==> run a <==
==> flow/design.v (excerpt) <==
module pipelineProcessor(
	input clk,
	input reset,
	output [31:0]  inst_addr,
	input  [31:0]  instr,
	output [31:0]  data_addr,
	output  [31:0]  data_out,
	output        mem_read,
	output          mem_write,
	input  [31:0]  data_in
	);
Settings: LEC_CHECK=0, ABC_AREA=1, CAP_MARGIN=40, CORE_ASPECT_RATIO=0.5, CORE_MARGIN=2, CORE_UTILIZATION=72, CTS_CLUSTER_DIAMETER=392, CTS_CLUSTER_SIZE=99, GPL_ROUTABILITY_DRIVEN=0, PLACE_DENSITY=0.4, SETUP_SLACK_MARGIN=0.61, SLEW_MARGIN=20, TNS_END_PERCENT=10; clock period 4.54 ns.
run.sh (not shown) runs the stock make flow with config.mk's settings and CLKGATE_MAP_FILE=.
==> inputs of run b, as changes to run a <==
==> flow/config.mk (replaced) <==
export PLATFORM = sky130hd
export DESIGN_NAME = pipelineProcessor
export DESIGN_NICKNAME = pipelineProcessor
export VERILOG_FILES = /design/flow/design.v
export SDC_FILE = /design/flow/constraint.sdc
export NUM_CORES = 4
export LEC_CHECK = 0
export CAP_MARGIN = 20
export CORE_MARGIN = 2
export CORE_UTILIZATION = 58
export SETUP_SLACK_MARGIN = 1.5
export SLEW_MARGIN = 20
==> flow/constraint.sdc (replaced) <==
create_clock -name core_clock -period 5.98 [get_ports {clk}]
set_input_delay 1.1960 -clock core_clock [delete_from_list [all_inputs] [get_ports {clk}]]
set_output_delay 1.1960 -clock core_clock [all_outputs]
set_load 0.01 [all_outputs]
==> inputs of run c, as changes to run a <==
==> flow/config.mk (replaced) <==
export PLATFORM = sky130hd
export DESIGN_NAME = pipelineProcessor
export DESIGN_NICKNAME = pipelineProcessor
export VERILOG_FILES = /design/flow/design.v
export SDC_FILE = /design/flow/constraint.sdc
export NUM_CORES = 4
export LEC_CHECK = 0
export ABC_AREA = 0
export CAP_MARGIN = 20
export CELL_PAD_IN_SITES_GLOBAL_PLACEMENT = 2
export CORE_ASPECT_RATIO = 0.63
export CORE_MARGIN = 2
export CORE_UTILIZATION = 22
export CTS_CLUSTER_DIAMETER = 384
export GPL_ROUTABILITY_DRIVEN = 0
export HOLD_SLACK_MARGIN = 0.23
export MAX_ROUTING_LAYER = met4
export MIN_ROUTING_LAYER = met2
export PLACE_DENSITY = 0.6
export SLEW_MARGIN = 20
==> flow/constraint.sdc (replaced) <==
create_clock -name core_clock -period 5.36 [get_ports {clk}]
set_input_delay 1.0720 -clock core_clock [delete_from_list [all_inputs] [get_ports {clk}]]
set_output_delay 1.0720 -clock core_clock [all_outputs]
set_load 0.01 [all_outputs]
==> inputs of run d, as changes to run a <==
==> flow/config.mk (replaced) <==
export PLATFORM = sky130hd
export DESIGN_NAME = pipelineProcessor
export DESIGN_NICKNAME = pipelineProcessor
export VERILOG_FILES = /design/flow/design.v
export SDC_FILE = /design/flow/constraint.sdc
export NUM_CORES = 4
export LEC_CHECK = 0
export CAP_MARGIN = 35
export CORE_MARGIN = 2
export CORE_UTILIZATION = 56
export CTS_CLUSTER_DIAMETER = 230
export GPL_ROUTABILITY_DRIVEN = 0
export PLACE_DENSITY_LB_ADDON = 0.26
export SLEW_MARGIN = 20
==> flow/constraint.sdc (replaced) <==
create_clock -name core_clock -period 10.8 [get_ports {clk}]
set_input_delay 2.1600 -clock core_clock [delete_from_list [all_inputs] [get_ports {clk}]]
set_output_delay 2.1600 -clock core_clock [all_outputs]
set_load 0.01 [all_outputs]
==> results.toml <==
# yosys + openroad results
[yosys]
most_common_cell = "edfxtp_1"
ys_types = 91
compound_area_share_pct = 7.916
ys_area_mm2 = 0.06795
ys_sh_simple_pct = 5.557

[die]
die_y_um = 346.3
die_x_um = 346.3

[outcome]
so_faults = "negative setup slack"
status = "finished with violations"

[place]
hpwl_um = 137500
pre_cts_slack_ns = -0.4309

[final_timing]
finalSetupViolCount = 58
setup_ws_ns = -0.06022
# the run above: run b

==> results.toml <==
# implementation run metrics
[outcome]
status = "stopped before the end"
haltStage = "global routing (5_1_grt)"

[yosys]
compound_area_share_pct = 23.38
ys_warn_count = 19
most_common_cell = "o21ai_0"
ys_area_mm2 = 0.07070
ys_seq_elements = 1372
ys_types = 67
ys_sh_simple_pct = 11.45

[clock_network]
cts_buffer_depth = 3
cts_sinks = 1372
numCtsBuffers = 17

[place]
pre_cts_slack_ns = -1.060
hpwl_um = 177200

[die]
num_io_pins = 164
die_x_um = 447.2
die_y_um = 225.6
# the run above: run a

==> results.toml <==
# yosys + openroad results
[outcome]
status = "finished with violations"
so_faults = "negative setup slack"

[final_timing]
setup_ws_ns = -1.051
finalSetupViolCount = 116

[yosys]
syn_inst = 4544
most_common_cell = "edfxtp_1"
ys_types = 91
async_reset_ff_share_pct = 0
compound_area_share_pct = 7.916
ys_area_mm2 = 0.06795

[place]
pre_cts_slack_ns = -1.457
hpwl_um = 179000

[clock_network]
holdBufCountCts = 0

[grt]
grt_use_met1_pct = 0
# the run above: run c

==> results.toml <==
# yosys + openroad results
[outcome]
status = "timing/DRC/antenna clean"

[die]
die_x_um = 352.3
die_y_um = 352.3

[yosys]
compound_area_share_pct = 7.916
ys_area_mm2 = 0.06795
ys_types = 91
most_common_cell = "edfxtp_1"
ys_sh_simple_pct = 5.557

[place]
hpwl_um = 114500
pre_cts_slack_ns = 2.517

[final_timing]
setup_ws_ns = 2.355
finalSetupViolCount = 0
# the run above: run d


* * *

==> inputs of trial 9 <==
Starting RTL as in the previous note.
Design pipelineProcessor, start of the top module:
module pipelineProcessor(
	input clk,
	input reset,
	output [31:0]  inst_addr,
	input  [31:0]  instr,
	output [31:0]  data_addr,
	output  [31:0]  data_out,
	output        mem_read,
	output          mem_write,
	input  [31:0]  data_in
	);
	wire [31:0] instr_add_4;
	wire [31:0] aluAddresult;
	wire [31:0] IFIDinstr;
	wire [31:0] jumpMux1;
	wire pcSrc, jump, stall, ifFlush;
	InstructionFetch InstructionFetch (
	  .clk   (clk),
		.reset         (reset        ),
		.inst_addr     (inst_addr    ),
		.aluAddresult  (aluAddresult ),
		.instr_add_4   (instr_add_4  ),
		.pcSrc         (pcSrc        ),
		.hazardStall	(stall ),
		.jump         (jump),
		.jumpMux1     (jumpMux1));
	wire [31:0] IFIDinstr_add_4;
	IFIDPipeReg IFIDPipeReg (
		.reset            (reset           ),
		.instr_add_4      (instr_add_4     ),
		.IFIDinstr_add_4  (IFIDinstr_add_4 ),
		.instr            (instr           ),
		.IFIDinstr        (IFIDinstr       ),
		.ifFlush          (ifFlush         ),
		.stall            (stall           ),
		.clk              (clk             ));
	wire [1:0] aluopID;
	wire regdestID, jumpID, branchID, mem_readID, memtoregID, MemWriteHazard;
	wire alusrcID, RegWriteHazard;
	controlunit controlunit (
		.regdest   (regdestID  ),
		.jump      (jumpID     ),
		.branch    (branchID   ),
		.memread   (mem_readID  ),
		.memtoreg  (memtoregID ),
		.memwrite  (MemWriteHazard ),
		.alusrc    (alusrcID   ),
		.regwrite  (RegWriteHazard ),
		.aluop     (aluopID    ),
  ...
clock: 4.48 ns
lec_check: 0
cap_margin: 5
core_margin: 2
core_utilization: 70
cts_cluster_size: 34
hold_slack_margin: -0.09
place_density: 0.6
slew_margin: 20
==> trial 10 (differences from trial 9) <==
Settings changed: CAP_MARGIN 5 to 20, CORE_UTILIZATION 70 to 15, CTS_CLUSTER_SIZE 34 to unset, HOLD_SLACK_MARGIN -0.09 to unset.
==> flow/constraint.sdc (replaced) <==
create_clock -name core_clock -period 13.9 [get_ports {clk}]
set_input_delay 2.7800 -clock core_clock [delete_from_list [all_inputs] [get_ports {clk}]]
set_output_delay 2.7800 -clock core_clock [all_outputs]
set_load 0.01 [all_outputs]
==> notes <==
Trial 9 aborted during global routing with ODB-0269. Trial 10 produced a clean layout. The die area of trial 10 is 4.6 times that of trial 9. Synthesized cell count is the same in trial 10 and trial 9. Area after synthesis is the same in trial 9 and trial 10.
==> figures <==
metric	trial 10	trial 9
Result of the run	timing/DRC/antenna clean	stopped before the end
Stage where the flow stopped	-	global routing
Placement Cell Area	77000 µm²	78000 µm²
Number of cells in the design after placement	10500	6536
Final estimated routing congestion in global placement	0.890	1.01
TritonCTS Buffers	144	139
Total Die Area	458000 µm²	99600 µm²
Post-CTS Setup Repair Bufs	0	132
Die extent in y	677 µm	316 µm
Site row count	247	114
Horiz. Die Dim	677 µm	316 µm
Initial core utilization	0.150	0.705
Core area	452000 µm²	96400 µm²
